===== design/flow/config.mk =====
export PLATFORM = sky130hd
export DESIGN_NAME = datapath
export DESIGN_NICKNAME = datapath
export VERILOG_FILES = /design/flow/design.v
export SDC_FILE = /design/flow/constraint.sdc
export NUM_CORES = 4
export LEC_CHECK = 0
export ABC_AREA = 1
export CAP_MARGIN = 20
export CORE_ASPECT_RATIO = 1.38
export CORE_MARGIN = 2
export CORE_UTILIZATION = 72
export CTS_CLUSTER_DIAMETER = 375
export CTS_CLUSTER_SIZE = 10
export PLACE_DENSITY = 0.39
export SETUP_SLACK_MARGIN = 1.38
export SLEW_MARGIN = 40

===== design/flow/constraint.sdc =====
create_clock -name core_clock -period 4.68 [get_ports {Clk_sys}]
set_input_delay 0.9360 -clock core_clock [delete_from_list [all_inputs] [get_ports {Clk_sys}]]
set_output_delay 0.9360 -clock core_clock [all_outputs]
set_load 0.01 [all_outputs]

===== design/flow/design.v =====
module flip_flop(output reg Q, output Q_n, input D, input Clr, Clk, Enable, input CE);
	assign Q_n = ~Q;
	always @ (posedge Clk, negedge Clr)
		 if(!Clr) Q <= 1'b0;
		 else if(CE & Enable) Q <= D;
endmodule
module flip_flop_t(output reg Q, output Q_n, input T, input Clr, Clk, Enable, input CE, Rst_n);
	assign Q_n = ~Q;
	always @ (posedge Clk, negedge Rst_n)
		 if(!Rst_n) Q <= 1'b0;
		 else if(!Clr) Q <= 1'b0;
		 else if(CE & Enable & T) Q <= ~Q;
		 else Q <= Q;
endmodule
module register_2bits(output reg [1:0] Q, output [1:0] Q_n, input [1:0] D, input Clr, Clk, Enable, input CE, Rst_n);
	assign Q_n = ~Q;
	always @ (posedge Clk, negedge Rst_n)
		 if(!Rst_n) Q <= 2'b00;
		 else if(!Clr) Q <= 2'b00;
		 else if(CE & Enable) Q <= D;
endmodule
module register_13bits(output reg [12:0] Q, output [12:0] Q_n, input [12:0] D, input Clr, Clk, Enable, input CE, Rst_n);
	assign Q_n = ~Q;
	always @ (posedge Clk, negedge Rst_n)
		 if(!Rst_n) Q <= 13'b0000000000000;
		 else if(!Clr) Q <= 13'b0000000000000;
		 else if(CE & Enable) Q <= D;
endmodule
module counter_0_1(output reg COUNT, input IN_0, input LD, Up, Clr, Clk, Enable, input CE, Rst_n);
	always @ (posedge Clk, negedge Rst_n)
		if (~Rst_n) COUNT <= 1'b0;
		else if (~Clr) COUNT <= 1'b0;
		else if (CE & LD & Enable) begin
			COUNT <= IN_0;
		end
		else if (CE & Up & Enable) begin
			COUNT <= COUNT + 1'b1;
		end
endmodule
module counter_0_2(output reg [1:0] COUNT, input IN_1, IN_0, input LD, Up, Clr, Clk, Enable, input CE, Rst_n);
	always @ (posedge Clk, negedge Rst_n)
		if (~Rst_n) COUNT <= 2'b00;
		else if (~Clr) COUNT <= 2'b00;
		else if (CE & LD & Enable) begin
			COUNT[0] <= IN_0;
			COUNT[1] <= IN_1;
		end
		else if (CE & Up & Enable) begin
			if(COUNT==2'b10) COUNT <= 2'b00;
			else COUNT <= COUNT + 2'b01;
		end
endmodule
module counter_0_3(output reg [1:0] COUNT, input IN_1, IN_0, input LD, Up, Clr, Clk, Enable, input CE, Rst_n);
	always @ (posedge Clk, negedge Rst_n)
		if (~Rst_n) COUNT <= 2'b00;
		else if (~Clr) COUNT <= 2'b00;
		else if (CE & LD & Enable) begin
			COUNT[0] <= IN_0;
			COUNT[1] <= IN_1;
		end
		else if (CE & Up & Enable) begin
			if(COUNT==2'b11) COUNT <= 2'b00;
			else COUNT <= COUNT + 2'b01;
		end
endmodule
module counter_0_3_display(output reg [1:0] COUNT, input IN_1, IN_0, input LD, Up, Clr, Clk, Enable, input CE, Rst_n);
	always @ (posedge Clk, negedge Rst_n)
		if (~Rst_n) COUNT <= 2'b00;
		else if (~Clr) COUNT <= 2'b00;
		else if (CE & LD & Enable) begin
			COUNT[0] <= IN_0;
			COUNT[1] <= IN_1;
		end
		else if (CE & Up & Enable) begin
			if(COUNT==2'b11) COUNT <= 2'b00;
			else COUNT <= COUNT + 2'b01;
		end
endmodule
module counter_0_5(output reg [2:0] COUNT, input IN_2, IN_1, IN_0, input LD, Up, Clr, Clk, Enable, input CE, Rst_n);
	always @ (posedge Clk, negedge Rst_n)
		if (~Rst_n) COUNT <= 3'b000;
		else if (~Clr) COUNT <= 3'b000;
		else if (CE & LD & Enable) begin
			COUNT[0] <= IN_0;
			COUNT[1] <= IN_1;
			COUNT[2] <= IN_2;
		end
		else if (CE & Up & Enable) begin
			if(COUNT==3'b101) COUNT <= 3'b000;
			else COUNT <= COUNT + 3'b001;
		end
endmodule
module counter_0_6(output reg [2:0] COUNT, input IN_2, IN_1, IN_0, input LD, Up, Clr, Clk, Enable, input CE, Rst_n);
	always @ (posedge Clk, negedge Rst_n)
		if (~Rst_n) COUNT <= 3'b000;
		else if (~Clr) COUNT <= 3'b000;
		else if (CE & LD & Enable) begin
			COUNT[0] <= IN_0;
			COUNT[1] <= IN_1;
			COUNT[2] <= IN_2;
		end
		else if (CE & Up & Enable) begin
			if(COUNT==3'b110) COUNT <= 3'b000;
			else COUNT <= COUNT + 3'b001;
		end
endmodule
module counter_0_9(output reg [3:0] COUNT, input IN_3, IN_2, IN_1, IN_0, input LD, Up, Clr, Clk, Enable, input CE, Rst_n);
	always @ (posedge Clk, negedge Rst_n)
		if (~Rst_n) COUNT <= 4'b0000;
		else if (~Clr) COUNT <= 4'b0000;
		else if (CE & LD & Enable) begin
			COUNT[0] <= IN_0;
			COUNT[1] <= IN_1;
			COUNT[2] <= IN_2;
			COUNT[3] <= IN_3;
		end
		else if (CE & Up & Enable) begin
			if(COUNT==4'b1001) COUNT <= 4'b0000;
			else COUNT <= COUNT + 4'b0001;
		end
endmodule
module counter_0_23(output reg [4:0] COUNT, input IN_4, IN_3, IN_2, IN_1, IN_0, input LD, Up, Clr, Clk, Enable, input CE, Rst_n);
	always @ (posedge Clk, negedge Rst_n)
		if (~Rst_n) COUNT <= 5'b00000;
		else if (~Clr) COUNT <= 5'b00000;
		else if (CE & LD & Enable) begin
			COUNT[0] <= IN_0;
			COUNT[1] <= IN_1;
			COUNT[2] <= IN_2;
			COUNT[3] <= IN_3;
			COUNT[4] <= IN_4;
		end
		else if (CE & Up & Enable) begin
			if(COUNT==5'b10111) COUNT <= 5'b00000;
			else COUNT <= COUNT + 5'b00001;
		end
endmodule
module counter_16bits(output reg [15:0] COUNT, input Clr, Clk, CE, Rst_n);
	always @ (posedge Clk, negedge Rst_n)
		if (~Rst_n) COUNT <= 16'b0000000000000000;
		else if (~Clr) COUNT <= 16'b0000000000000000;
		else if (CE) COUNT <= COUNT + 16'b0000000000000001;
endmodule
module frequency_converter(output Y,input clock,input reset);
	reg elapsed;
	reg [25:0] state;
	always @(posedge clock, negedge reset)
		if (reset == 0) state <= 0;
		else if (state == 7) state <= 0;
		else state <= state + 1;
	always @(state)
		if (state == 7) elapsed = 1;
		else elapsed = 0;
	assign Y = elapsed;
endmodule
module frequency_converter_display(output Y,input clock,input reset, input CE);
	reg elapsed;
	reg [25:0] state;
	always @(posedge clock, negedge reset)
		if (reset == 0) state <= 0;
		else if (~CE) state <= state;
		else if (state == 250) state <= 0;
		else state <= state + 1;
	always @(state)
		if (state == 250) elapsed = 1;
		else elapsed = 0;
	assign Y = elapsed;
endmodule
module decoder_4bits(output reg [3:0] Y, input [1:0] S, input enable);
	always @ (S, enable)
		begin		
			if(enable)
				case(S)
					2'b00: Y = 4'b0001;
					2'b01: Y = 4'b0010;
					2'b10: Y = 4'b0100;
					2'b11: Y = 4'b1000;
				endcase
			else
				Y = 4'b0000;
		end
endmodule
module decoder_8bits(output reg [7:0] Y, input [2:0] S, input enable);
	always @ (S, enable)
		begin		
			if(enable)
				case(S)
					3'b000: Y = 8'b00000001;
					3'b001: Y = 8'b00000010;
					3'b010: Y = 8'b00000100;
					3'b011: Y = 8'b00001000;
					3'b100: Y = 8'b00010000;
					3'b101: Y = 8'b00100000;
					3'b110: Y = 8'b01000000;
					3'b111: Y = 8'b10000000;
				endcase
			else
				Y = 8'b00000000;
		end
endmodule
module hour_decoder(output reg A, AM_PM, output reg [3:0] B, input [4:0] H);
	always @ (H)
		begin
			A <= (~H[4] & ~H[3] & ~H[2] & ~H[1] & ~H[0]) | (H[3] & ~H[2] & H[1]) | (H[4] & H[2] & H[1]) | (H[3] & H[2] & ~H[1] & ~H[0]);
			B[3] <= (H[3] & ~H[2] & ~H[1]) | (H[4] & H[2] & ~H[1]);
			B[2] <= (H[4] & ~H[2]) | (~H[4] & ~H[3] & H[2]);
			B[1] <= (~H[4] & ~H[3] & ~H[2] & ~H[1] & ~H[0]) | (~H[3] & ~H[2] & H[1]) | (~H[4] & H[2] & H[1]) + (H[3] & H[2] & ~H[1] & ~H[0]);
			B[0] <= H[0];
			AM_PM <= (~H[4] & ~H[3]) | (~H[4] & ~H[2]);
		end
endmodule
module segment_7_dec (output reg [6:0] display, input [3:0] bcd, input enable);
always @* begin
	if(enable) begin
  		case(bcd)
  		4'b0000: display = 7'b1111110;
  		4'b0001: display = 7'b0110000;
  		4'b0010: display = 7'b1101101;
  		4'b0011: display = 7'b1111001;
  		4'b0100: display = 7'b0110011;
  		4'b0101: display = 7'b1011011;
  		4'b0110: display = 7'b1011111;
  		4'b0111: display = 7'b1110000;
  		4'b1000: display = 7'b1111111;
  		4'b1001: display = 7'b1111011;
  		4'b1010: display = 7'b1110111;
  		4'b1011: display = 7'b0011111;
  		4'b1100: display = 7'b1001110;
  		4'b1101: display = 7'b0111101;
  		4'b1110: display = 7'b1001111;
  		4'b1111: display = 7'b1000111;
  		default: display = 7'b0000000; 
  		endcase
  	end
  	else display = 7'b0000000;
end
endmodule
module mux_2x1_12bits(output reg [11:0] Y, input S, input [11:0] I1, I0);
	always @ (S, I1, I0)
		if(S) Y = I1;
		else Y = I0;
endmodule
module mux_2x1_13bits(output reg [12:0] Y, input S, input [12:0] I1, I0);
	always @ (S, I1, I0)
		if(S) Y = I1;
		else Y = I0;
endmodule
module mux_2x1_16bits(output reg [15:0] Y, input S, input [15:0] I1, I0);
	always @ (S, I1, I0)
		if(S) Y = I1;
		else Y = I0;
endmodule
module mux_4x1_7bits(output reg[6:0] Y, input[1:0] S, input[6:0] I3, I2, I1, I0);
	always @ (S, I3, I2, I1, I0)
		if(S[1] && S[0]) Y = I3;
		else if(S[1]) Y = I2;
		else if(S[0]) Y = I1;
		else Y = I0;
endmodule
module mux_4x1_8bits(output reg[7:0] Y, input[1:0] S, input[7:0] I3, I2, I1, I0);
	always @ (S, I3, I2, I1, I0)
		if(S[1] && S[0]) Y = I3;
		else if(S[1]) Y = I2;
		else if(S[0]) Y = I1;
		else Y = I0;
endmodule
module mux_4x1_13bits(output reg[12:0] Y, input[1:0] S, input[12:0] I3, I2, I1, I0);
	always @ (S, I3, I2, I1, I0)
		if(S[1] && S[0]) Y = I3;
		else if(S[1]) Y = I2;
		else if(S[0]) Y = I1;
		else Y = I0;
endmodule
module mux_8x1_13bits(output [12:0] Y, input [2:0] S, input[12:0] I7, I6, I5, I4, I3, I2, I1, I0);
	wire [1:0] S_2;
	assign S_2[1] = S[1];
	assign S_2[0] = S[0];
	wire [12:0] A1;
	wire [12:0] A2;
	mux_4x1_13bits mux1 (A1, S_2, I3, I2, I1, I0);
	mux_4x1_13bits mux2 (A2, S_2, I7, I6, I5, I4);
	mux_2x1_13bits mux3 (Y, S[2], A2, A1);
endmodule
module comparator_13bits(output reg EQ, input wire [12:0] A, input wire [12:0] B);
	always @* begin
    	if (A==B) begin
        	EQ <= 1'b1;
    	end
      	else begin
        	EQ <= 1'b0;
      	end
    end
endmodule
module comparators_module( output AA, input [2:0] CD, input [12:0] CT, Q_r6, Q_r5, Q_r4, Q_r3, Q_r2, Q_r1, Q_r0);
	wire [12:0] mux_out;
	mux_8x1_13bits mux1 (mux_out, CD, Q_r6, Q_r6, Q_r5, Q_r4, Q_r3, Q_r2, Q_r1, Q_r0);			
	comparator_13bits comp1 (AA, CT, mux_out);
endmodule
module blinker(output reg B1, output reg [2:0] E, input [1:0] CW, CW1, S, input BLINK);
	always @* begin
		B1 <= (S[1] & S[0]) & ~CW[1];
		E[2] <= (S[1] & BLINK) & ((~S[0]) & CW1[1] & (~CW1[0]) | (S[0] & (~CW[1]) & (~CW[0])));
		E[1] <= (BLINK | (~S[1]) | S[0] | CW1[1] | (~CW1[0])) & (BLINK | (~S[1]) | (~S[0]) | CW[1] | (~CW[0])) & (BLINK + (~S[1]) | (~S[0]) | (~CW[1]) | (~CW[0]));
		E[0] <= (BLINK | (~S[1]) | S[0] | CW1[1] | (CW1[0])) & ((~S[1]) | (~S[0]) | CW[1] | (~CW[0])) &  ((~S[1]) | (~S[0]) | CW[1] | CW[0]) & (BLINK + (~S[1]) | (~S[0]) | (~CW[1]) | CW[0]);
	end
endmodule
module control_unit_1(output reg LD_DAY_TIME, LD_O_F, SS0, INCR, UPC, Clear, SS1, Load, Clear_St, Load_SS, input Next, SetTime, Up, SetAlarm, Count, SetDay, AlarmSet, Clk, Reset, CE);
	wire A, A_neg, B, B_neg, C, C_neg, D, D_neg;
	supply1 Vcc;
	reg Da, Db, Dc, Dd;
	flip_flop flipflopA (A, A_neg, Da, Reset, Clk, Vcc, CE);
	flip_flop flipflopB (B, B_neg, Db, Reset, Clk, Vcc, CE);
	flip_flop flipflopC (C, C_neg, Dc, Reset, Clk, Vcc, CE);
	flip_flop flipflopD (D, D_neg, Dd, Reset, Clk, Vcc, CE);
	always @* begin
		Da <= (A_neg & B_neg & D) | (~Next & ~Count & A_neg & C & D_neg) | ((A & B & C_neg) & (Up | (~Up & AlarmSet & SetDay)) | (SetAlarm & A & B & D) | (A & B & C_neg & D) | (Up & A_neg & B & C_neg & D_neg));
		Db = (A_neg & ((~SetTime) | B | D_neg)) | (A & (B_neg | (C_neg & ( Up | ((~Up)&(~AlarmSet)) | ((~Up)& (~SetDay) & AlarmSet) | D))));
		Dc <= (A_neg & C_neg & Next) | ((A_neg & C)&(Next | (~Next) & (~Count))) | (A_neg & B_neg & D) | (A_neg & C & D);
		Dd <= (A_neg & B_neg & D) | (A_neg & B & C_neg & Next) | (A & B & C) | (A_neg & B & C_neg & D_neg);
		SS0 <= A & B_neg & C_neg & D;
		SS1 <= (A & B_neg & D) | (A_neg & B_neg & C_neg & D_neg);
		INCR <= A & B & C_neg & D;
		Clear <= A_neg & B_neg & C_neg & D_neg;
		UPC <= A_neg & B & C & D;
		Load <= A & B & C & D_neg;
		LD_DAY_TIME <= A & B_neg & C & D;
		Clear_St <= A & B & C & D;
		Load_SS <= (A_neg & B_neg & C_neg & D_neg) | (A_neg & B_neg & C_neg & D) | (A & B_neg & D);
		LD_O_F <= A & B_neg & C_neg;
	end
endmodule
module control_unit_2(output reg EN_SNZ, EN_STOP, Sound, input C0, CS0, AA, Snooze, Stop, Mute, Clk, Reset, CE);
	wire A, A_neg, B, B_neg, C, C_neg;
	supply1 Vcc;
	reg Da, Db, Dc;
	flip_flop flipflopA (A, A_neg, Da, Reset, Clk, Vcc, CE);
	flip_flop flipflopB (B, B_neg, Db, Reset, Clk, Vcc, CE);
	flip_flop flipflopC (C, C_neg, Dc, Reset, Clk, Vcc, CE);
	always @* begin
		Da <= (~Stop & C) | (Snooze & A & B) | (~CS0 & A & B_neg) | (A & C);
		Db <= (~C0 & A_neg & B) | (A_neg & C);
		Dc <= (~Mute & AA & A_neg & B_neg & C_neg) | (CS0 & A & C_neg) | (A & B);
		Sound <= (A_neg & B_neg & C) | (A & B & C_neg);
		EN_SNZ <= A & B_neg & C;
		EN_STOP <= A_neg & B_neg & C;
	end
endmodule
module circuit(output [1:0] CW1, CW, S, output reg AlarmSet, SetDay, CS0, C0, LD_R, LD_CT, LD_TIME, Count, TOF, ID, IH, IM , input Load, CClr, UPC, SS0, SS1, Load_SS, INCR, EN_SNZ, EN_STOP, Clk, CE, Rst_n);
	supply1 Vcc;
	supply0 Gnd;
	wire [1:0] S_neg;
	wire [15:0] clock_out;
	wire [15:0] clock_out_2;
	wire and_out_1;
	wire and_out_2;
	and (and_out_1, clock_out[15],clock_out[14],clock_out[13],~clock_out[12],clock_out[11],~clock_out[10],clock_out[9],~clock_out[8],~clock_out[7],clock_out[6],clock_out[5],~clock_out[4], ~clock_out[3], ~clock_out[2], ~clock_out[1], ~clock_out[0]);
	and (and_out_2, clock_out_2[9], clock_out_2[8], clock_out_2[7], clock_out_2[6], clock_out_2[5], (~clock_out_2[4]), clock_out_2[3], (~clock_out_2[2]), (~clock_out_2[1]), (~clock_out_2[0]));
	wire [1:0] reg_out;
	register_2bits reg_SS (reg_out, S_neg, {SS1,SS0}, Vcc, Clk , Load_SS, CE, Rst_n);	
	assign S = reg_out;
	counter_0_3 counter_SA (CW, Gnd, Gnd, Gnd, Vcc, (~CClr), Clk, (UPC & S[1] & S[0]), CE, Rst_n);
	counter_0_2 counter_ST (CW1, Gnd, Gnd, Gnd, Vcc, (~CClr), Clk, (UPC & S[1] & (~S[0])), CE, Rst_n);
	counter_16bits counter_snz (clock_out, (~(EN_SNZ | CClr)) , Clk, CE, Rst_n);
	counter_16bits counter_stop (clock_out_2, (~(EN_STOP | CClr)), Clk, CE, Rst_n);
	always @* begin
		CS0 <= clock_out[10];
		C0 <= clock_out_2[9];
		SetDay <= S[1] & S[0] & ~CW[1] & ~CW[0];
		TOF <= S[1] & S[0] & ~CW[1] & CW[0] & INCR;
		ID <= (S[1] & INCR) & ((~S[0] & CW1[1] & ~CW1[0]) | (S[0] & ~CW[1] & ~CW[0]));
		IH <= (S[1] & INCR) & ((~S[0] & ~CW1[1] & CW1[0]) | (S[0] & CW[1] & CW[0]));
		IM <= (S[1] & INCR) & ((~S[0] & ~CW1[1] & ~CW1[0]) | (S[0] & CW[1] & ~CW[0]));
		Count <= (CW1[1] | CW1[0] | CW[1] | CW[0]);
		LD_R <= (S[1] & S[0] & Load);
		LD_CT <= (S[1] & ~S[0] & Load);
		AlarmSet <= (S[1] & S[0]);
		LD_TIME <= (S[1] & S[0] & UPC & ~CW[1] & CW[0]);
	end
endmodule
module registers_module(output [12:0] Q_r6, Q_r5, Q_r4, Q_r3, Q_r2, Q_r1, Q_r0, input [2:0] STO, input [12:0] data, input Clr, Clk, LD_R, input CE, Rst_n);
		supply1 Vcc;
		wire [7:0] RE;
		decoder_8bits decoder (RE, STO, Vcc);
		wire [12:0] Q_nr0;
		register_13bits r0 (Q_r0, Q_nr0, data, ~Clr, Clk, LD_R & RE[0], CE, Rst_n);
		wire [12:0] Q_nr1;
		register_13bits r1 (Q_r1, Q_nr1, data, ~Clr, Clk, LD_R & RE[1], CE, Rst_n);
		wire [12:0] Q_nr2;
		register_13bits r2 (Q_r2, Q_nr2, data, ~Clr, Clk, LD_R & RE[2], CE, Rst_n);
		wire [12:0] Q_nr3;
		register_13bits r3 (Q_r3, Q_nr3, data, ~Clr, Clk, LD_R & RE[3], CE, Rst_n);
		wire [12:0] Q_nr4;
		register_13bits r4 (Q_r4, Q_nr4, data, ~Clr, Clk, LD_R & RE[4], CE, Rst_n);
		wire [12:0] Q_nr5;
		register_13bits r5 (Q_r5, Q_nr5, data, ~Clr, Clk, LD_R & RE[5], CE, Rst_n);
		wire [12:0] Q_nr6;
		register_13bits r6 (Q_r6, Q_nr6, data, ~Clr, Clk, LD_R & RE[6], CE, Rst_n);
endmodule
module current_time_module(output [14:0] CTO, input [14:0] CTI, input LD_CT, Clr_CT, Clk, EN_CT, input CE, Rst_n);
	supply1 Vcc;
	wire [15:0] clock_out;
	wire and_out_1;
	and (and_out_1, clock_out[9], clock_out[8], clock_out[7], clock_out[6], clock_out[5], (~clock_out[4]), clock_out[3], (~clock_out[2]), (~clock_out[1]), (~clock_out[0]));
	wire and_out_1_temp;
	and (and_out_1_temp, clock_out[9], clock_out[8], clock_out[7], clock_out[6], clock_out[5], (~clock_out[4]), ~clock_out[3], clock_out[2], clock_out[1], clock_out[0]);
	wire count_16_clr;
	or(count_16_clr, LD_CT, Clr_CT, and_out_1);
	counter_16bits clock (clock_out, ~count_16_clr, Clk, CE, Rst_n);
	wire or_clk_1;
	or (or_clk_1, and_out_1_temp, LD_CT);
	wire [3:0] min_out_1;
	counter_0_9 min_1 (min_out_1, CTI[3], CTI[2], CTI[1], CTI[0], LD_CT, Vcc, ~Clr_CT, Clk, or_clk_1, CE, Rst_n);
	wire and_out_2;
	wire min_out_1_neg_3, min_out_1_neg_2, min_out_1_neg_1, min_out_1_neg_0;
	not (min_out_1_neg_3, min_out_1[3]);
	not (min_out_1_neg_2, min_out_1[2]);
	not (min_out_1_neg_1, min_out_1[1]);
	not (min_out_1_neg_0, min_out_1[0]);
	and (and_out_2, min_out_1[3], min_out_1_neg_2, min_out_1_neg_1, min_out_1[0], and_out_1_temp);
	wire or_clk_2;
	or (or_clk_2, and_out_2, LD_CT);
	wire [2:0] min_out_2;
	counter_0_5 min_2 (min_out_2, CTI[6], CTI[5], CTI[4], LD_CT, Vcc, ~Clr_CT, Clk, or_clk_2, CE, Rst_n);
	wire and_out_3;
	wire min_out_2_neg_2, min_out_2_neg_1, min_out_2_neg_0;
	not (min_out_2_neg_2, min_out_2[2]);
	not (min_out_2_neg_1, min_out_2[1]);
	not (min_out_2_neg_0, min_out_2[0]);
	and (and_out_3, min_out_2[2], min_out_2_neg_1, min_out_2[0], and_out_2);
	wire or_clk_3;
	or (or_clk_3, and_out_3, LD_CT);
	wire [4:0] hour_out;
	counter_0_23 hour (hour_out, CTI[11], CTI[10], CTI[9], CTI[8], CTI[7], LD_CT, Vcc, ~Clr_CT, Clk, or_clk_3, CE, Rst_n);
	wire and_out_4;
	wire hour_out_neg_4, hour_out_neg_3, hour_out_neg_2, hour_out_neg_1, hour_out_neg_0;
	not (hour_out_neg_4, hour_out[4]);
	not (hour_out_neg_3, hour_out[3]);
	not (hour_out_neg_2, hour_out[2]);
	not (hour_out_neg_1, hour_out[1]);
	not (hour_out_neg_0, hour_out[0]);
	and (and_out_4, hour_out[4], hour_out_neg_3,hour_out[2], hour_out[1], hour_out[0], and_out_3);
	wire or_clk_4;
	or (or_clk_4, and_out_4, LD_CT);
	wire [2:0] days_out;
	counter_0_6 days (days_out, CTI[14], CTI[13], CTI[12], LD_CT, Vcc, ~Clr_CT, Clk, or_clk_4, CE, Rst_n);
	assign CTO[0] = min_out_1[0];
	assign CTO[1] = min_out_1[1];
	assign CTO[2] = min_out_1[2];
	assign CTO[3] = min_out_1[3];
	assign CTO[4] = min_out_2[0];
	assign CTO[5] = min_out_2[1];
	assign CTO[6] = min_out_2[2];
	assign CTO[7] = hour_out[0];
	assign CTO[8] = hour_out[1];
	assign CTO[9] = hour_out[2];
	assign CTO[10] = hour_out[3];
	assign CTO[11] = hour_out[4];
	assign CTO[12] = days_out[0];
	assign CTO[13] = days_out[1];
	assign CTO[14] = days_out[2];	
endmodule
module set_time_module(output [15:0] STO, input [14:0] CTI, input [12:0] Q_r6, Q_r5, Q_r4, Q_r3, Q_r2, Q_r1, Q_r0, input CLEAR, TOF, S0, LD_ID, CLEAR_ST, LD_DAY, LD_TIME, EN_ST, IH, IM, LD_O_F, Clk, input CE, Rst_n);
	wire [12:0] mux_out;
	mux_8x1_13bits mux1 (mux_out, STO[14:12], Q_r6, Q_r6, Q_r5, Q_r4, Q_r3, Q_r2, Q_r1, Q_r0);
	wire [11:0] mux_2_out;
	mux_2x1_12bits mux2 (mux_2_out, S0, mux_out[11:0], CTI[11:0]);
	supply1 Vcc;
	wire on_off_out;
	counter_0_1 counter_on_off(on_off_out, mux_out[12],  LD_O_F, Vcc, (~CLEAR), Clk, (LD_O_F | TOF), CE, Rst_n);
	assign STO[15] = on_off_out;
	wire or_t_d;
	or (or_t_d, LD_TIME, LD_DAY);
	wire or_clear_clr_st;
	or (or_clear_clr_st, CLEAR, CLEAR_ST);
	wire or_clk_1;
	or (or_clk_1, or_t_d, IM);
	wire [3:0] min_out_1;
	counter_0_9 min_1 (min_out_1, mux_2_out[3], mux_2_out[2], mux_2_out[1], mux_2_out[0], or_t_d, Vcc, (~or_clear_clr_st), Clk, or_clk_1, CE, Rst_n);
	assign STO[3:0] = min_out_1[3:0];
	wire and_out_2;
	wire min_out_1_neg_3, min_out_1_neg_2, min_out_1_neg_1, min_out_1_neg_0;
	not (min_out_1_neg_3, min_out_1[3]);
	not (min_out_1_neg_2, min_out_1[2]);
	not (min_out_1_neg_1, min_out_1[1]);
	not (min_out_1_neg_0, min_out_1[0]);
	and (and_out_2, min_out_1[3], min_out_1_neg_2, min_out_1_neg_1, min_out_1[0], IM);
	wire or_clk_2;
	or (or_clk_2, or_t_d, and_out_2);
	wire [2:0] min_out_2;
	counter_0_5 min_2 (min_out_2, mux_2_out[6], mux_2_out[5], mux_2_out[4], or_t_d, Vcc, (~or_clear_clr_st), Clk, or_clk_2, CE, Rst_n);
	assign STO[6:4] = min_out_2[2:0];
	wire clock_hour;
	or (clock_hour, or_t_d, IH);
	wire [4:0] hour_out;
	counter_0_23 hour (hour_out, mux_2_out[11], mux_2_out[10], mux_2_out[9], mux_2_out[8], mux_2_out[7], or_t_d, Vcc, (~or_clear_clr_st), Clk, clock_hour, CE, Rst_n);
	assign STO[11:7] = hour_out[4:0];
	wire clock_day;
	or (clock_day, LD_ID, LD_DAY);
	wire [2:0] days_out;
	counter_0_6 days (days_out, CTI[14], CTI[13], CTI[12], LD_DAY, Vcc,  (~or_clear_clr_st), Clk, clock_day, CE, Rst_n);
	assign STO[14:12] = days_out[2:0];
endmodule
module display_module(output [6:0] out3, out2, out1, out0, days, output AM, PM, DBlink, input [1:0] S, CW, CW1, input [14:0] CT, input [15:0] ST,  input Clr, Clk, CE, Rst_n);
	supply1 Vcc;
	wire conv_out;
	frequency_converter_display conv (conv_out, Clk, Rst_n, CE);
	wire BLINK, toogle_out_neg;
	flip_flop_t toggle(BLINK, toogle_out_neg, conv_out, (~Clr), Clk, Vcc, CE, Rst_n);
	wire B1;
	wire [2:0] E;
	blinker blink(B1, E, CW, CW1, S, BLINK);
	assign DBlink = E[2];
	wire [15:0] mux_out;
	mux_2x1_16bits mux1 (mux_out, S[1], ST, {CT[14],CT});		
	wire [7:0] DEC_OUT;
	decoder_8bits decoder (DEC_OUT, mux_out[14:12], Vcc);
	assign days = DEC_OUT[6:0];	
	wire A, AM_PM;
	wire [3:0] B;
	hour_decoder hour_dec(A, AM_PM, B, mux_out[11:7]);
	assign AM = AM_PM;
	assign PM = ~AM_PM;
	wire [6:0] out_1_temp;
	segment_7_dec segment_7_1 (out_1_temp, {1'b0, mux_out[6:4]}, E[0]);
	assign out1 = out_1_temp;
	wire [6:0] out_0_temp;
	segment_7_dec segment_7_0 (out_0_temp, mux_out[3:0], E[0]);
	assign out0 = out_0_temp;
	wire [7:0] activate, deactivate;
	assign activate = 8'b10101100;
	assign deactivate = 8'b11011110;
	wire [7:0] mux_hours_out;
	mux_4x1_8bits mux_hour (mux_hours_out, {B1, mux_out[15]}, activate, deactivate, {3'b000, A, B[3:0]}, {3'b000, A, B[3:0]});
	wire [6:0] out_3_temp;
	segment_7_dec segment_7_3 (out_3_temp, mux_hours_out[7:4], E[1]);
	assign out3 = out_3_temp;
	wire [6:0] out_2_temp;
	segment_7_dec segment_7_2 (out_2_temp, mux_hours_out[3:0], E[1]);
	assign out2 = out_2_temp;
endmodule
module datapath(output [6:0] display, days, output [3:0] segment, output am, pm, dblink, Sound, Vcc_out, input Next, Up, SetTime, SetAlarm, Snooze, Stop, Mute, Clr, Clk_sys);
	supply1 Vcc;
	supply0 Gnd;
	assign Vcc_out = Vcc;
	wire Clk, tick;
	assign Clk = Clk_sys;
	frequency_converter conv (tick, Clk_sys, Clr);
	wire [6:0] hours1, hours0, mins1, mins0;
	wire LD_DAY_TIME, LD_O_F, SS0, INCR, UPC, Clear, SS1, Load, Clear_St, Load_SS;
	wire Count, SetDay, AlarmSet;
	control_unit_1 cu1(LD_DAY_TIME, LD_O_F, SS0, INCR, UPC, Clear, SS1, Load, Clear_St, Load_SS, Next, SetTime, Up, SetAlarm, Count, SetDay, AlarmSet, Clk, Clr, tick);
	wire EN_SNZ, EN_STOP;
	wire C0, CS0, AA;
	control_unit_2 cu2(EN_SNZ, EN_STOP, Sound, C0, CS0, AA, Snooze, Stop, Mute, Clk, Clr, tick);
	wire [1:0] CW1, CW, S;
	wire LD_R, LD_CT, LD_TIME, TOF, ID, IH, IM;
	circuit cir (CW1, CW, S, AlarmSet, SetDay, CS0, C0, LD_R, LD_CT, LD_TIME, Count, TOF, ID, IH, IM, Load, Clear, UPC, SS0, SS1, Load_SS, INCR, EN_SNZ, EN_STOP, Clk, tick, Clr);
	wire [12:0] Q_r0, Q_r1, Q_r2, Q_r3, Q_r4, Q_r5, Q_r6;
	wire [15:0] STO;
	registers_module reg_module (Q_r6, Q_r5, Q_r4, Q_r3, Q_r2, Q_r1, Q_r0, STO[14:12], {STO[15], STO[11:0]}, Clear, Clk, LD_R, tick, Clr);	
	wire [14:0] CTO;
	comparators_module comp_module (AA, CTO[14:12], {1'b1,CTO[11:0]} , Q_r6, Q_r5, Q_r4, Q_r3, Q_r2, Q_r1, Q_r0);
	current_time_module ct_module (CTO, STO[14:0], LD_CT, Clear, Clk, Vcc, tick, Clr);	
	supply1 EN_ST;
	set_time_module set_time(STO, CTO, Q_r6, Q_r5, Q_r4, Q_r3, Q_r2, Q_r1, Q_r0, Clear, TOF, S[0], ID, Clear_St, LD_DAY_TIME, LD_TIME, EN_ST, IH, IM, LD_O_F, Clk, tick, Clr);
	wire [6:0] days_temp;
	display_module display_mod(hours1, hours0, mins1, mins0, days_temp, am, pm, dblink, S, CW, CW1, CTO, STO, Clear, Clk, tick, Clr);
	assign days[0] =  days_temp[0] & (~dblink);
	assign days[1] =  days_temp[1] & (~dblink);
	assign days[2] =  days_temp[2] & (~dblink);
	assign days[3] =  days_temp[3] & (~dblink);
	assign days[4] =  days_temp[4] & (~dblink);
	assign days[5] =  days_temp[5] & (~dblink);
	assign days[6] =  days_temp[6] & (~dblink);
	wire[1:0] count_out;
	counter_0_3_display counter (count_out, Vcc, Vcc, Gnd, Vcc, Vcc, Clk, Vcc, tick, Clr);
	wire[3:0] dec_out;
	decoder_4bits dec_display(dec_out, count_out, Vcc);
	assign segment = ~dec_out;
	wire[6:0] mux_display_o;
	mux_4x1_7bits mux_display(mux_display_o, count_out, hours1, hours0, mins1, mins0);
	assign display = ~mux_display_o;
endmodule

===== design/flow/run.sh =====
#!/bin/bash
# the make line also repeats each setting of config.mk as NAME=value (left out here)
make -C /OpenROAD-flow-scripts/flow DESIGN_CONFIG=/design/flow/config.mk WORK_HOME=/design/flow/orfs CLKGATE_MAP_FILE= finish

==> flow_summary_export.csv, run 1 <==
group,metric,value,unit
final_timing,slew_headroom,0.479,
yosys,area_leaders,"dfrtp_1 (38%), nand2_1 (13%), nand3_1 (6.0%)",
cells_and_area,fill_cells,1366,
setup_path,worstSetupEndpointType,"primary output",
setup_path,critPathKind,"flip-flop to primary output",
yosys,yosysTopAreaCellShare,0.383,
yosys,synth_cell_type_count,61,
power,power.share.clock,0.220,
flow_run,warnings,51,
clock_tree,cts_tree,"built",
yosys,synth-seq-cells,221,
routing,via_per_inst,6.38,
final_timing,hold_viol,0,
yosys,yosysMostFrequentCell,"nand2_1",
yosys,ys_area,14400,um^2
yosys,ys_seq_frac,0.383,
setup_path,critPathArrivalTime,2.82,ns
run_status,status,"no timing/DRC/antenna violations",
final_timing,fmax,0.266,GHz
setup_path,worst_path_most_repeated_cell,"nand2_1",
yosys,yosysCellCount,2003,
power,power,8050,uW
yosys,ys_top_logic_family,"simple AND/OR/NAND/NOR gates",
setup_path,cp_num_cells,16,
setup_path,r2r_setup_slack,1.56,ns
power,powerSeq,2490,uW
global_routing,track_usage,0.390,
cells_and_area,area_growth,11.2,%
setup_path,slowest_delay,0.47,ns
yosys,mux_share,0,
clock_tree,cts_made_buffers,26,
clock_tree,cts_sinks,221,
routing,num_antenna_cells,0,
setup_path,critPathTopFamily,"simple AND/OR/NAND/NOR gates",
final_timing,worst_clock_skew,0.0158,ns
global_routing,grt_pass1_vias,14018,
yosys,syn_area,14400,um^2
setup_path,crit_start,"cir.reg_SS.Q[1]",
cells_and_area,final_cell_area,16100,um^2
yosys,synth_cells,2003,
yosys,synthSimpleGateAreaFrac,0.293,
final_timing,layout_min_cycle_time,3.76,ns
routing,drt_iter0_markers,1607,
routing,ant_nets,0,
final_timing,rsz0062_at_grt,"true",
setup_path,critPathLaunchType,"flip-flop",
clock_tree,htreeDepth,1,
die,fp.dieW,125,um
routing,wl_per_cell,18.6,um
setup_path,path_buffers,4,
yosys,yosysTopAreaCell,"dfrtp_1",
clock_tree,cts_buffer_depth,3,
die,fp.dieH,170,um
power,total_leakage_power,0.00737,uW
die,initCoreUtil,0.737,
power,power.share.combinational,0.471,
power,power_density,501,nW/um^2
yosys,synth.net_count,2046,
cells_and_area,fin_nets,2070,
place,numPlacedInstances,2220,
place,dpl_worst_slack,0.785,ns
die,row_count,60,
clock_tree,cts_hold_buf,0,
die,die_area,21200,um^2
setup_path,cp_max_fo,8,
clock_tree,clkTransAtPathRegs,0.06,ns
clock_tree,clkLatencyLatePin,0.54,ns
place,io_buffers,30,
yosys,edf_count,0,
final_timing,finalSetupTns,0,ns
yosys,aoi_share,0.177,
place,gp_congestion,0.972,
power,pg_clk,1770,uW
die,io_pins,32,
final_timing,timing.final.crit_share,0.803,
yosys,ff_type,"dfrtp_1",
setup_path,cp-endpoint,"display[3]",
routing,drcViolationCount,0,
setup_path,r2r-start,"conv.state[1]",
final_timing,setup_viol,0,
power,comb_cell_power,3790,uW
global_routing,antenna_found_initial,0,
final_timing,layout_setup_ws,0.921,ns
power,vdd_drop_max,374,uV
routing,wl,42.3,mm
global_routing,grt_pass1_wl,67.9,mm
power,internal_power,4490,uW
global_routing,grt_overflow_total,0,
flow_run,max_cap_violations,0,
yosys,synth-xor-area-share,0.0236,
yosys,syn_area_per_cell,7.21,um^2
setup_path,ff2ff_path_depth,12,
global_routing,grt_max_degree,111,
yosys,yosysWarningCount,30,
routing,vias,14524,
place,dpl_cell_area,14700,um^2
power,sw_frac_of_total,0.443,
die,core,19600,um^2
yosys,postSynth.asyncResetShare,1.00,
min_path,hold_path_class,"input port to asynchronous set/reset pin",
yosys,synthTopCellsByCount,"nand2_1 (511), dfrtp_1 (221), inv_1 (215)",
cells_and_area,final_cells,2276,
place,detailedPlacementHpwl,28.6,mm
setup_path,required,3.74,ns
power,switchingPower,3570,uW
final_timing,tightest_slew,0.780,ns
yosys,fa_ha_area_frac,0.0294,
setup_path,worstReg2RegEnd,"ct_module.hour.COUNT[3]",
setup_path,crit_chain,"buf_12 > o21ai_4 > nand2_1 > nand2_1 > nand4_1 > nand3_2 > nand2_4 > inv_6 > ha_4 > inv_1 > o21ai_2 > nand2_1 > nand3_1 > nand3_1 > nand2_1 > buf_2",
power,maxPowerGroup,"combinational logic",
setup_path,cpMaxStageDelayCell,"dfrtp_2",
power,p_seq_frac,0.310,
routing,first_pass_iters,6,
final_timing,drv_slew,0,
clock_tree,root_buffer,"clkbuf_16",
metrics by stage:
step,hold WS [ns],util
2_1_floorplan,0.432,-
3_3_place_gp,0.451,0.750
3_5_place_dp,0.453,0.753
4_1_cts,0.460,0.808
5_1_grt,0.292,0.820
6_report,0.272,0.820
layout make-up:
cell class                 instances  area [um^2]  area share
clock buffer                      28          679      0.0423
clock inverter                     1         8.76    0.000545
inverter                         234          905      0.0563
multi-input combinational       1472         7940       0.494
sequential                       221         5540       0.345
tap                              248          310      0.0193
timing repair buffer              72          683      0.0425
what timing repair did:
action,in CTS,in global routing
setup buffers,18,7
gates resized,136,35
setup endpoints to repair,17,14
pin swaps,27,14
hold endpoints to repair,0,0
per-layer routing:
metal	routed length, um	global-route usage	share of wire	up-vias
met4	2700	0.243	0.064	0
met2	20200	0.656	0.48	907
met5	0	0	0	-
li1	-	-	-	6689
met1	15700	0.473	0.37	6678
met3	3730	0.0578	0.088	250
==> run 2: changes to the inputs <==
Settings changed: CELL_PAD_IN_SITES_DETAIL_PLACEMENT from default to 2, CELL_PAD_IN_SITES_GLOBAL_PLACEMENT from default to 2, CORE_ASPECT_RATIO 1.38 to default, CORE_UTILIZATION 72 to 40, CTS_CLUSTER_DIAMETER 375 to 46, CTS_CLUSTER_SIZE 10 to 63, GPL_ROUTABILITY_DRIVEN from default to 1, MAX_ROUTING_LAYER from default to met4, MIN_ROUTING_LAYER from default to met2, PLACE_DENSITY 0.39 to default, SETUP_SLACK_MARGIN 1.38 to default, SLEW_MARGIN 40 to 20, TNS_END_PERCENT from default to 50.
Clock period 4.68 ns to 8.2 ns, I/O delays scaled along.
==> run 2 against run 1 <==
Against the previous run: sequential share of layout area decreased by 0.75 points; worst setup slack gained 1.6 ns; die size is 77% higher; first-iteration DRC count increased by 99%; via count grew 39%; final cell count is 10% higher; combinational power is 45% lower; sequential power fell by 42%; register-to-register slack better by 2.6 ns; non-clock buffer count fell by 26; clock skew is 0.023 ns higher; critical path depth stayed put.
==> flow_summary_export.csv, run 2 <==
group,metric,value,unit
run_status,status,"no timing/DRC/antenna violations",
setup_path,ff2ff_path_depth,11,
yosys,ff_type,"dfrtp_1",
yosys,syn_area_per_cell,7.21,um^2
yosys,mux_share,0,
setup_path,critPathTopFamily,"buffers and inverters",
yosys,synthSimpleGateAreaFrac,0.293,
setup_path,worstReg2RegEnd,"set_time.min_1.COUNT[0]",
setup_path,critPathKind,"flip-flop to primary output",
setup_path,cp-endpoint,"display[3]",
yosys,synth_cells,2003,
global_routing,antenna_found_initial,0,
final_timing,layout_min_cycle_time,5.72,ns
place,detailedPlacementHpwl,38.3,mm
yosys,synth_cell_type_count,61,
die,io_pins,32,
power,total_leakage_power,0.00744,uW
die,die_area,37700,um^2
yosys,aoi_share,0.177,
routing,vias,20166,
die,fp.dieW,194,um
power,p_seq_frac,0.272,
routing,via_per_inst,8.04,
setup_path,cp_num_cells,16,
final_timing,rsz0062_at_grt,"false",
global_routing,track_usage,0.482,
routing,wl,57.8,mm
routing,num_antenna_cells,0,
clock_tree,post_cts_buffers,0,
cells_and_area,final_cell_area,16400,um^2
clock_tree,cts_buffer_depth,3,
min_path,worstHoldStart,"conv.state[0]",
setup_path,worst_path_most_repeated_cell,"nand2_1",
power,switchingPower,2330,uW
yosys,syn_area,14400,um^2
routing,first_pass_iters,9,
clock_tree,clkLatencyLatePin,0.58,ns
clock_tree,root_buffer,"clkbuf_16",
yosys,yosysMostFrequentCell,"nand2_1",
flow_run,warnings,50,
final_timing,finalSetupTns,0,ns
setup_path,r2r_setup_slack,4.16,ns
power,sw_frac_of_total,0.439,
final_timing,setup_viol,0,
die,fp.dieH,194,um
min_path,hold_path_class,"flip-flop to flip-flop",
routing,ant_nets,0,
power,powerSeq,1440,uW
clock_tree,clkTransAtPathRegs,0.05,ns
final_timing,timing.final.crit_share,0.698,
yosys,postSynth.asyncResetShare,1.00,
yosys,yosysTopAreaCellShare,0.383,
setup_path,path_buffers,5,
place,io_buffers,30,
die,core,35600,um^2
yosys,yosysCellCount,2003,
power,vdd_drop_max,209,uV
power,power.share.combinational,0.392,
power,pg_clk,1780,uW
final_timing,hold_viol,0,
place,gp_congestion,0.932,
setup_path,worstSetupEndpointType,"primary output",
power,power.share.clock,0.336,
clock_tree,cts_tree,"built",
setup_path,cpMaxStageDelayCell,"dfrtp_1",
yosys,synth.net_count,2046,
clock_tree,cts_made_buffers,40,
routing,drt_iter0_markers,3204,
clock_tree,cts_hold_buf,0,
final_timing,tightest_slew,1.09,ns
global_routing,grt_pass1_wl,92.4,mm
yosys,yosysTopAreaCell,"dfrtp_1",
yosys,ys_area,14400,um^2
yosys,synthTopCellsByCount,"nand2_1 (511), dfrtp_1 (221), inv_1 (215)",
clock_tree,cts_sinks,221,
min_path,hold_depth,1,
yosys,edf_count,0,
yosys,synth-xor-area-share,0.0236,
yosys,synth-seq-cells,221,
setup_path,slowest_delay,0.73,ns
setup_path,cp_max_fo,18,
yosys,area_leaders,"dfrtp_1 (38%), nand2_1 (13%), nand3_1 (6.0%)",
routing,drcViolationCount,0,
final_timing,worst_clock_skew,0.0392,ns
final_timing,drv_slew,0,
die,row_count,69,
final_timing,slew_headroom,0.271,
min_path,worst_hold_path.endpoint,"conv.state[0]",
routing,wl_per_cell,23.1,um
cells_and_area,fill_cells,4129,
cells_and_area,area_growth,13.5,%
yosys,ys_seq_frac,0.383,
power,comb_cell_power,2080,uW
setup_path,critPathArrivalTime,4.08,ns
power,internal_power,2970,uW
place,dpl_cell_area,15000,um^2
setup_path,crit_chain,"buf_4 > nand2_1 > nor2_2 > inv_1 > nor2_1 > inv_1 > nand2_1 > inv_1 > ha_1 > nand2_1 > o21ai_0 > nand2_1 > nand3_1 > nand3_1 > nand2_1 > clkdlybuf4s50_1",
clock_tree,cts-resized-gates,0,
global_routing,grt_max_degree,117,
power,power_density,323,nW/um^2
setup_path,crit_start,"cir.reg_SS.Q[0]",
yosys,fa_ha_area_frac,0.0294,
setup_path,r2r-start,"set_time.days.COUNT[1]",
yosys,yosysWarningCount,30,
setup_path,required,6.56,ns
final_timing,fmax,0.175,GHz
setup_path,critPathLaunchType,"flip-flop",
global_routing,grt_pass1_vias,23717,
power,maxPowerGroup,"combinational logic",
yosys,ys_top_logic_family,"simple AND/OR/NAND/NOR gates",
cells_and_area,fin_nets,2058,
flow_run,max_cap_violations,0,
clock_tree,htreeDepth,2,
die,initCoreUtil,0.406,
global_routing,grt_overflow_total,0,
[run 2: layer usage]
metal  routed length (um)  vias up  GRT usage
met5                    0        -          -
met4                 5030        0      0.110
met3                22100      613      0.574
met2                30700     5988      0.588
met1                    0     6926          -
li1                     -     6639          -
[run 2: final cells by class]
type                    count  area (um^2)  area share
multi-input cells        1472         7570       0.462
flip-flops and latches    221         5530       0.337
clock buffers              55         1200      0.0732
clock inverters            18          201      0.0123
inverters                 234          883      0.0539
well taps                 461          577      0.0352
repair buffers             46          433      0.0264
[run 2: per-stage QoR]
| stage | instances | setup slack [ns] | hold slack, ns | util | power, uW |
|---|---|---|---|---|---|
| global route | 2507 | 2.07 | 0.498 | 0.461 | 5570 |
| global placement | 2433 | 3.19 | 0.447 | 0.421 | 3300 |
| floorplan | 2003 | 4.37 | 0.432 | - | 2620 |
| detailed placement | 2433 | 3.00 | 0.461 | 0.421 | 3390 |
| finish | 2507 | 2.48 | 0.465 | 0.461 | 5300 |
| CTS | 2506 | 2.42 | 0.467 | 0.460 | 5180 |
==> run 3: changes to the inputs <==
Settings changed: CAP_MARGIN 20 to 40, CELL_PAD_IN_SITES_DETAIL_PLACEMENT 2 to default, CELL_PAD_IN_SITES_GLOBAL_PLACEMENT 2 to default, CORE_UTILIZATION 40 to 71, CTS_CLUSTER_DIAMETER 46 to default, CTS_CLUSTER_SIZE 63 to 13, GPL_ROUTABILITY_DRIVEN 1 to default, MAX_ROUTING_LAYER met4 to default, MIN_ROUTING_LAYER met2 to default, PLACE_DENSITY from default to 0.47, SETUP_SLACK_MARGIN from default to 2.17, TNS_END_PERCENT 50 to default.
Clock period 8.2 ns to 9.26 ns, I/O delays scaled along.
==> run 3 against run 2 <==
Against the previous run: still clean; cell area fell by 4.4%; first-iteration DRC count fell by 55%; critical path depth did not move; hold slack improved by 0.0050 ns; sequential power fell by about 10%; wire length fell by 28%; register-to-register slack improved by 1.6 ns; final cell count fell by 8.6%; total power fell by 25%; largest cell class unchanged; largest power group unchanged.
==> flow_summary_export.csv, run 3 <==
group,metric,value,unit
clock_tree,clkLatencyLatePin,0.54,ns
clock_tree,post_cts_buffers,0,
final_timing,drv_slew,0,
final_timing,rsz0062_at_grt,"false",
final_timing,tightest_slew,0.829,ns
cells_and_area,layout.area.comb,7570,um^2
final_timing,fmax,0.186,GHz
routing,num_antenna_cells,0,
power,power.share.combinational,0.419,
routing,wl,41.5,mm
routing,via_per_inst,6.24,
power,maxPowerGroup,"combinational logic",
global_routing,grt_overflow_total,0,
power,pg_clk,1040,uW
routing,vias,14310,
clock_tree,htreeDepth,1,
setup_path,cp_num_cells,16,
power,power,3950,uW
yosys,synth_cells,2003,
yosys,synthSimpleGateAreaFrac,0.293,
place,dpl_worst_slack,4.48,ns
global_routing,track_usage,0.392,
setup_path,critPathKind,"flip-flop to primary output",
yosys,ys_area,14400,um^2
setup_path,cp-endpoint,"display[3]",
clock_tree,cts-resized-gates,0,
final_timing,hold_viol,0,
power,sw_frac_of_total,0.426,
place,numPlacedInstances,2246,
yosys,syn_area,14400,um^2
cells_and_area,fill_cells,1479,
setup_path,r2r_setup_slack,5.75,ns
min_path,worst_hold_path.endpoint,"conv.state[0]",
final_timing,layout_min_cycle_time,5.37,ns
min_path,worstHoldStart,"conv.state[0]",
die,fp.dieW,147,um
setup_path,path_buffers,5,
place,gp_congestion,0.955,
clock_tree,cts_buffer_depth,3,
yosys,postSynth.asyncResetShare,1.00,
yosys,yosysWarningCount,30,
clock_tree,root_buffer,"clkbuf_16",
routing,ant_nets,0,
power,p_seq_frac,0.318,
die,row_count,52,
yosys,yosysTopAreaCell,"dfrtp_1",
die,die_area,21500,um^2
yosys,area_leaders,"dfrtp_1 (38%), nand2_1 (13%), nand3_1 (6.0%)",
run_status,status,"no timing/DRC/antenna violations",
place,detailedPlacementHpwl,27.9,mm
setup_path,worst_path_most_repeated_cell,"nand2_1",
yosys,fa_ha_area_frac,0.0294,
clock_tree,cts_hold_buf,0,
setup_path,cp_max_fo,26,
die,initCoreUtil,0.719,
cells_and_area,final_cells,2292,
power,power.share.clock,0.263,
setup_path,worstSetupEndpointType,"primary output",
global_routing,grt_pass1_vias,13931,
yosys,synth.net_count,2046,
setup_path,worstReg2RegEnd,"set_time.min_2.COUNT[0]",
setup_path,crit_start,"cir.reg_SS.Q[1]",
die,io_pins,32,
power,switchingPower,1680,uW
min_path,hold_depth,1,
power,vdd_drop_max,269,uV
routing,wl_per_cell,18.1,um
flow_run,max_cap_violations,0,
power,total_leakage_power,0.00721,uW
yosys,synth-seq-cells,221,
setup_path,critPathArrivalTime,3.52,ns
final_timing,finalSetupTns,0,ns
global_routing,grt_pass1_wl,68.6,mm
global_routing,grt_max_degree,111,
die,core,20100,um^2
yosys,yosysTopAreaCellShare,0.383,
setup_path,slowest_delay,0.54,ns
final_timing,layout_setup_ws,3.89,ns
global_routing,antenna_found_initial,0,
yosys,edf_count,0,
cells_and_area,fin_nets,2047,
die,fp.dieH,147,um
yosys,syn_area_per_cell,7.21,um^2
final_timing,setup_viol,0,
min_path,hold_path_class,"flip-flop to flip-flop",
clock_tree,cts_sinks,221,
power,comb_cell_power,1650,uW
setup_path,r2r-start,"set_time.days.COUNT[1]",
yosys,aoi_share,0.177,
routing,first_pass_iters,6,
yosys,yosysCellCount,2003,
setup_path,crit_chain,"buf_8 > nand2_1 > nor2_2 > inv_1 > nor2_1 > inv_1 > nand2_1 > inv_1 > ha_1 > nand2_1 > o21ai_0 > nand2_1 > nand3_1 > nand3_1 > nand2_1 > clkdlybuf4s50_1",
clock_tree,cts_made_buffers,26,
final_timing,timing.final.crit_share,0.580,
yosys,synth-xor-area-share,0.0236,
yosys,ys_top_logic_family,"simple AND/OR/NAND/NOR gates",
flow_run,warnings,50,
cells_and_area,area_growth,8.50,%
routing,drt_iter0_markers,1454,
setup_path,ff2ff_path_depth,13,
cells_and_area,regArea,5530,um^2
setup_path,required,7.41,ns
yosys,yosysMostFrequentCell,"nand2_1",
yosys,ff_type,"dfrtp_1",
final_timing,slew_headroom,0.447,
setup_path,cpMaxStageDelayCell,"dfrtp_1",
place,io_buffers,30,
setup_path,critPathLaunchType,"flip-flop",
setup_path,critPathTopFamily,"simple AND/OR/NAND/NOR gates",
yosys,synth_cell_type_count,61,
clock_tree,clkTransAtPathRegs,0.06,ns
power,internal_power,2270,uW
power,power_density,252,nW/um^2
yosys,ys_seq_frac,0.383,
yosys,mux_share,0,
yosys,synthTopCellsByCount,"nand2_1 (511), dfrtp_1 (221), inv_1 (215)",
final_timing,worst_clock_skew,0.0106,ns
clock_tree,cts_tree,"built",
routing,drcViolationCount,0,
power,powerSeq,1260,uW
run 3: area by class of cell:
cell class                 instances  share of cell area
multi-input combinational       1472               0.483
sequential                       221               0.353
inverter                         234              0.0563
clock buffer                      35              0.0456
timing repair buffer              49              0.0310
tap                              270              0.0215
clock inverter                    11             0.00982
run 3: per-layer routing:
layer,up-vias,GRT usage,part of all wire
met4,0,0.220,0.054
met2,846,0.631,0.47
met5,-,0,0
met3,202,0.0641,0.094
li1,6672,-,-
met1,6590,0.507,0.39
run 3: through the flow:
| step | utilization | area, um^2 | hold slack (ns) |
|---|---|---|---|
| 2_1_floorplan | - | 14400 | 0.432 |
| 3_3_place_gp | 0.733 | 14700 | 0.451 |
| 3_5_place_dp | 0.737 | 14800 | 0.467 |
| 4_1_cts | 0.780 | 15700 | 0.475 |
| 5_1_grt | 0.780 | 15700 | 0.495 |
| 6_report | 0.780 | 15700 | 0.470 |
==> run 4: changes to the inputs <==
Settings changed: ABC_AREA 1 to default, CAP_MARGIN 40 to 5, CELL_PAD_IN_SITES_DETAIL_PLACEMENT from default to 1, CELL_PAD_IN_SITES_GLOBAL_PLACEMENT from default to 3, CORE_ASPECT_RATIO from default to 1.43, CORE_MARGIN 2 to 8, CORE_UTILIZATION 71 to 61, CTS_CLUSTER_DIAMETER from default to 349, CTS_CLUSTER_SIZE 13 to default, HOLD_SLACK_MARGIN from default to 0.24, MAX_ROUTING_LAYER from default to met4, PLACE_DENSITY 0.47 to default, PLACE_DENSITY_LB_ADDON from default to 0.02, SETUP_SLACK_MARGIN 2.17 to default, TNS_END_PERCENT from default to 70.
Clock period 9.26 ns to 20.0 ns, I/O delays scaled along.
==> run 4 against run 3 <==
Against the previous run: the flow now stops in global placement without I/O (3_1_place_gp_skip_io); synthesized area down 2.2%; die size grew 32%; synthesized cell count down 24%.
==> flow_summary_export.csv, run 4 <==
group,metric,value,unit
yosys,ys_top_logic_family,"simple AND/OR/NAND/NOR gates",
yosys,ys_area,14100,um^2
yosys,edf_count,0,
die,row_count,66,
yosys,synth.net_count,1574,
yosys,synth-seq-cells,221,
die,core,22800,um^2
yosys,ys_seq_frac,0.391,
yosys,yosysTopAreaCell,"dfrtp_1",
yosys,yosysCellCount,1531,
yosys,yosysTopAreaCellShare,0.391,
die,fp.dieH,198,um
yosys,ff_type,"dfrtp_1",
yosys,postSynth.asyncResetShare,1.00,
run_status,firstError,"[ERROR FLW-0024] Place density exceeds 1.0 (current PLACE_DENSITY_LB_ADDON =  0.02). Please check if the value of  PLACE_DENSITY_LB_ADDON is between 0 and 0.99.",
yosys,syn_area,14100,um^2
yosys,yosysMostFrequentCell,"dfrtp_1",
yosys,synth-xor-area-share,0.0477,
yosys,synthSimpleGateAreaFrac,0.193,
yosys,mux_share,0.169,
yosys,synth_cell_type_count,76,
yosys,aoi_share,0.122,
yosys,syn_area_per_cell,9.23,um^2
yosys,area_leaders,"dfrtp_1 (39%), mux2i_1 (11%), nor2_1 (5.4%)",
run_status,failing_step,"global placement without I/O (3_1_place_gp_skip_io)",
run_status,status,"stopped before the end",
yosys,fa_ha_area_frac,0.0301,
yosys,synth_cells,1531,
die,die_area,28400,um^2
die,initCoreUtil,0.620,
die,fp.dieW,143,um
yosys,synthTopCellsByCount,"dfrtp_1 (221), nor2_1 (202), mux2i_1 (159)",
yosys,yosysWarningCount,30,
==> run 5: changes to the inputs <==
Settings changed: CAP_MARGIN 5 to 0, CELL_PAD_IN_SITES_DETAIL_PLACEMENT 1 to default, CELL_PAD_IN_SITES_GLOBAL_PLACEMENT 3 to default, CORE_ASPECT_RATIO 1.43 to default, CORE_MARGIN 8 to 2, CORE_UTILIZATION 61 to 72, CTS_CLUSTER_DIAMETER 349 to 25, CTS_CLUSTER_SIZE from default to 18, HOLD_SLACK_MARGIN 0.24 to 0.29, MAX_ROUTING_LAYER met4 to default, PLACE_DENSITY_LB_ADDON 0.02 to 0.0, SETUP_SLACK_MARGIN from default to 1.2, TNS_END_PERCENT 70 to default.
Clock period 20.0 ns to 4.68 ns, I/O delays scaled along.
==> run 5 against run 4 <==
Against the previous run: die size fell by 27%; synthesized cell count stayed put; the run now finishes clean; synthesized area is the same.
==> flow_summary_export.csv, run 5 <==
group,metric,value,unit
run_status,status,"no timing/DRC/antenna violations",
yosys,ff_type,"dfrtp_1",
routing,vias,13340,
yosys,yosysTopAreaCellShare,0.391,
routing,via_per_inst,7.08,
yosys,ys_seq_frac,0.391,
yosys,syn_area_per_cell,9.23,um^2
final_timing,layout_min_cycle_time,4.47,ns
cells_and_area,final_cell_area,17300,um^2
yosys,mux_share,0.169,
final_timing,tightest_slew,1.24,ns
die,die_area,20800,um^2
setup_path,r2r-start,"cir.reg_SS.Q[1]",
setup_path,cp_max_fo,6,
global_routing,grt_pass1_wl,71.6,mm
routing,first_pass_iters,6,
place,detailedPlacementHpwl,24.9,mm
global_routing,track_usage,0.443,
power,power_density,604,nW/um^2
setup_path,cp_num_cells,12,
setup_path,slowest_delay,0.47,ns
setup_path,path_buffers,4,
power,power.share.clock,0.441,
setup_path,worstReg2RegEnd,"reg_module.r5.Q[11]",
power,powerSeq,2630,uW
power,pg_clk,4610,uW
yosys,ys_area,14100,um^2
setup_path,cp-endpoint,"display[3]",
power,internal_power,6690,uW
yosys,syn_area,14100,um^2
power,p_seq_frac,0.252,
clock_tree,clkTransAtPathRegs,0.04,ns
place,gp_congestion,0.954,
yosys,synth_cells,1531,
die,core,19300,um^2
power,switchingPower,3770,uW
setup_path,crit_chain,"buf_4 > mux2i_1 > a31oi_2 > buf_4 > mux2i_2 > buf_4 > ha_1 > nand3_1 > nand2_1 > nor3_1 > o41ai_1 > buf_2",
routing,wl,46.2,mm
final_timing,worst_clock_skew,0.0462,ns
flow_run,max_cap_violations,0,
clock_tree,root_buffer,"clkbuf_16",
yosys,synth_cell_type_count,76,
routing,wl_per_cell,24.5,um
final_timing,setup_viol,0,
die,fp.dieH,144,um
yosys,postSynth.asyncResetShare,1.00,
setup_path,ff2ff_path_depth,9,
setup_path,crit_start,"cir.reg_SS.Q[1]",
final_timing,finalSetupTns,0,ns
power,sw_frac_of_total,0.360,
yosys,synth.net_count,1574,
cells_and_area,area_growth,22.5,%
routing,drcViolationCount,0,
setup_path,worst_path_most_repeated_cell,"buf_4",
final_timing,timing.final.crit_share,0.955,
min_path,hold_path_class,"input port to asynchronous set/reset pin",
clock_tree,clkLatencyLatePin,0.60,ns
place,dpl_cell_area,14600,um^2
routing,ant_nets,0,
die,row_count,51,
setup_path,critPathKind,"flip-flop to primary output",
routing,drt_iter0_markers,1775,
clock_tree,cts_buffer_depth,3,
setup_path,cpMaxStageDelayCell,"mux2i_1",
global_routing,grt_pass1_vias,13325,
power,vdd_drop_max,502,uV
setup_path,worstSetupEndpointType,"primary output",
flow_run,warnings,52,
yosys,synth-xor-area-share,0.0477,
setup_path,critPathTopFamily,"multiplexers",
die,fp.dieW,144,um
cells_and_area,fin_nets,1610,
setup_path,critPathArrivalTime,3.53,ns
final_timing,drv_slew,0,
yosys,synth-seq-cells,221,
power,comb_cell_power,3220,uW
final_timing,hold_viol,0,
yosys,edf_count,0,
yosys,ys_top_logic_family,"simple AND/OR/NAND/NOR gates",
setup_path,required,3.74,ns
global_routing,grt_max_degree,119,
yosys,area_leaders,"dfrtp_1 (39%), mux2i_1 (11%), nor2_1 (5.4%)",
final_timing,rsz0062_at_grt,"true",
place,dpl_worst_slack,0.552,ns
setup_path,critPathLaunchType,"flip-flop",
yosys,yosysTopAreaCell,"dfrtp_1",
power,maxPowerGroup,"clock",
yosys,aoi_share,0.122,
clock_tree,cts_sinks,221,
yosys,yosysCellCount,1531,
power,power.share.combinational,0.307,
yosys,synthTopCellsByCount,"dfrtp_1 (221), nor2_1 (202), mux2i_1 (159)",
clock_tree,htreeDepth,2,
final_timing,layout_setup_ws,0.213,ns
die,io_pins,32,
yosys,fa_ha_area_frac,0.0301,
yosys,yosysWarningCount,30,
clock_tree,cts_made_buffers,60,
power,power,10500,uW
final_timing,slew_headroom,0.177,
global_routing,grt_overflow_total,0,
die,initCoreUtil,0.731,
setup_path,r2r_setup_slack,1.25,ns
final_timing,fmax,0.224,GHz
yosys,yosysMostFrequentCell,"dfrtp_1",
clock_tree,cts_hold_buf,0,
place,io_buffers,30,
yosys,synthSimpleGateAreaFrac,0.193,
final_timing,whs,0.410,ns
clock_tree,cts_tree,"built",
power,total_leakage_power,0.00814,uW
global_routing,antenna_found_initial,1,
==> run 5: area by class of cell <==
type	count	area (um^2)
Antenna cell	1	2.50
Clock buffer	81	1730
Clock inverter	31	561
Fill cell	855	2020
Inverter	41	156
Multi-Input combinational cell	1152	8210
Sequential cell	221	5540
Tap cell	265	332
Timing Repair Buffer	91	774
==> run 5: through the flow <==
stage,utilization,std cells
2_1_floorplan,-,1531
3_3_place_gp,0.757,1745
3_5_place_dp,0.757,1745
4_1_cts,0.889,1877
5_1_grt,0.895,1882
6_report,0.895,1883
==> run 5: what timing repair did <==
| action | in CTS | in global routing |
|---|---|---|
| setup buffers | 19 | 5 |
| setup endpoints to repair | 16 | 14 |
| pin swaps | 15 | 13 |
| gates resized | 64 | 29 |
| gates cloned | 1 | 0 |
==> run 5: per-layer routing <==
metal  track usage  part of all wire  vias up
met3         0.111              0.11      307
met4         0.235             0.063        0
met5             0                 0        -
met1         0.555              0.36     6395
met2         0.711              0.46     1054
li1              -                 -     5584
==> run 6: changes to the inputs <==
Settings changed: CAP_MARGIN 0 to 20, CORE_UTILIZATION 72 to 70, CTS_CLUSTER_DIAMETER 25 to default, CTS_CLUSTER_SIZE 18 to 28, HOLD_SLACK_MARGIN 0.29 to default, PLACE_DENSITY_LB_ADDON 0.0 to default, SETUP_SLACK_MARGIN 1.2 to 1.35.
Clock period 4.68 ns to 5.38 ns, I/O delays scaled along.
==> run 6 against run 5 <==
Against the previous run: still clean on timing, DRC and antenna; wire length down 18%; count of clock-buffer cells in the layout down 46; sequential share of layout area up 3.4 points; sequential cell count unchanged; register-to-register slack better by 0.39 ns; worst setup slack better by 0.78 ns; hold slack better by 0.078 ns; cell area down 9.8%; combinational power down 25%; critical path depth up 2; sequential power down 11%; critical endpoint unchanged; largest power group is now combinational logic; highest routed layer unchanged.
==> flow_summary_export.csv, run 6 <==
group,metric,value,unit
setup_path,cp-endpoint,"display[3]",
routing,via_per_inst,6.68,
power,switchingPower,2630,uW
power,powerSeq,2340,uW
routing,wl_per_cell,20.9,um
flow_run,max_cap_violations,0,
global_routing,grt_pass1_vias,11790,
final_timing,timing.final.crit_share,0.815,
routing,num_antenna_cells,0,
yosys,aoi_share,0.122,
global_routing,grtUsageMet2,0.577,
yosys,yosysMostFrequentCell,"dfrtp_1",
final_timing,fmax,0.228,GHz
setup_path,critPathArrivalTime,3.31,ns
final_timing,tightest_slew,1.16,ns
setup_path,critPathLaunchType,"flip-flop",
die,core,19700,um^2
yosys,synth-seq-cells,221,
final_timing,layout_min_cycle_time,4.38,ns
setup_path,r2r-start,"conv.state[21]",
yosys,ys_top_logic_family,"simple AND/OR/NAND/NOR gates",
setup_path,path_buffers,2,
die,fp.dieH,146,um
power,total_leakage_power,0.00727,uW
final_timing,setup_viol,0,
clock_tree,cts_buffer_depth,3,
power,power,6460,uW
global_routing,grt_overflow_total,0,
yosys,synth_cell_type_count,76,
power,maxPowerGroup,"combinational logic",
flow_run,warnings,54,
global_routing,grt_pass1_wl,61.8,mm
power,comb_cell_power,2410,uW
routing,vias,12041,
final_timing,hold_viol,0,
yosys,fa_ha_area_frac,0.0301,
min_path,hold_path_class,"flip-flop to flip-flop",
power,pg_clk,1710,uW
power,power_density,414,nW/um^2
yosys,ff_type,"dfrtp_1",
yosys,yosysCellCount,1531,
yosys,yosysWarningCount,30,
setup_path,worstSetupEndpointType,"primary output",
place,io_buffers,30,
routing,drcViolationCount,0,
setup_path,cpMaxStageDelayCell,"dfrtp_4",
clock_tree,cts_hold_buf,0,
global_routing,grt_max_degree,122,
setup_path,worstReg2RegEnd,"reg_module.r5.Q[8]",
yosys,synth-xor-area-share,0.0477,
place,gp_congestion,0.885,
cells_and_area,area_growth,10.6,%
yosys,synth_cells,1531,
setup_path,r2r_setup_slack,1.64,ns
clock_tree,cts_made_buffers,25,
setup_path,slowest_delay,0.51,ns
routing,wl,37.7,mm
setup_path,cp_num_cells,14,
setup_path,required,4.30,ns
yosys,edf_count,0,
clock_tree,htreeDepth,1,
final_timing,rsz0062_at_grt,"true",
die,io_pins,32,
setup_path,cp_max_fo,6,
setup_path,crit_chain,"buf_6 > mux2_4 > nor2_4 > nand2_2 > a21oi_2 > a31oi_2 > mux2_4 > ha_4 > nor2_1 > a31oi_1 > o21ai_1 > a2111oi_2 > o41ai_1 > buf_2",
routing,ant_nets,0,
routing,first_pass_iters,5,
die,die_area,21300,um^2
global_routing,gr-usage-met3,0.0491,
setup_path,critPathKind,"flip-flop to primary output",
final_timing,drv_slew,0,
power,power.share.clock,0.265,
die,initCoreUtil,0.719,
cells_and_area,fin_util,0.795,
yosys,syn_area,14100,um^2
power,p_seq_frac,0.362,
clock_tree,cts_sinks,221,
global_routing,top_usage_layer,"met2",
clock_tree,root_buffer,"clkbuf_16",
setup_path,crit_start,"cir.reg_SS.Q[1]",
yosys,synthTopCellsByCount,"dfrtp_1 (221), nor2_1 (202), mux2i_1 (159)",
global_routing,use_met1,0.491,
yosys,synth.net_count,1574,
final_timing,layout_setup_ws,0.995,ns
yosys,ys_area,14100,um^2
die,row_count,51,
run_status,status,"no timing/DRC/antenna violations",
yosys,ys_seq_frac,0.391,
final_timing,finalSetupTns,0,ns
power,sw_frac_of_total,0.406,
clock_tree,cts_tree,"built",
global_routing,track_usage,0.356,
yosys,yosysTopAreaCell,"dfrtp_1",
yosys,synthSimpleGateAreaFrac,0.193,
die,fp.dieW,146,um
routing,drt_iter0_markers,996,
final_timing,slew_headroom,0.225,
yosys,syn_area_per_cell,9.23,um^2
power,internal_power,3840,uW
final_timing,worst_clock_skew,0.0195,ns
yosys,postSynth.asyncResetShare,1.00,
yosys,yosysTopAreaCellShare,0.391,
-- run 6: area by class of cell --
| cell class | count | area (um^2) |
|---|---|---|
| multi-input combinational | 1152 | 8130 |
| sequential | 221 | 5540 |
| fill | 1392 | 4030 |
| clock buffer | 35 | 723 |
| timing repair buffer | 77 | 647 |
| tap | 265 | 332 |
| inverter | 41 | 154 |
| clock inverter | 11 | 105 |
-- run 6: per-stage QoR --
stage          area, um^2  cells  hold WS (ns)
3_5_place_dp        14500   1732         0.483
6_report            15600   1802         0.488
4_1_cts             15500   1794         0.493
5_1_grt             15600   1802         0.513
3_3_place_gp        14500   1732         0.455
2_1_floorplan       14200   1531         0.437
-- run 6: routing by layer --
layer,up-vias,part of all wire,routed length (um)
met3,112,0.069,2590
met4,0,0.038,1420
met1,5913,0.42,15800
met5,-,0,0
met2,561,0.47,17900
li1,5455,-,-
-- run 6: repair_timing --
action | CTS | global route
buffers inserted | 16 | 7
resized | 51 | 14
pin swaps | 12 | 10
setup endpoints to repair | 7 | 7
Power and IR drop assume default switching activity.
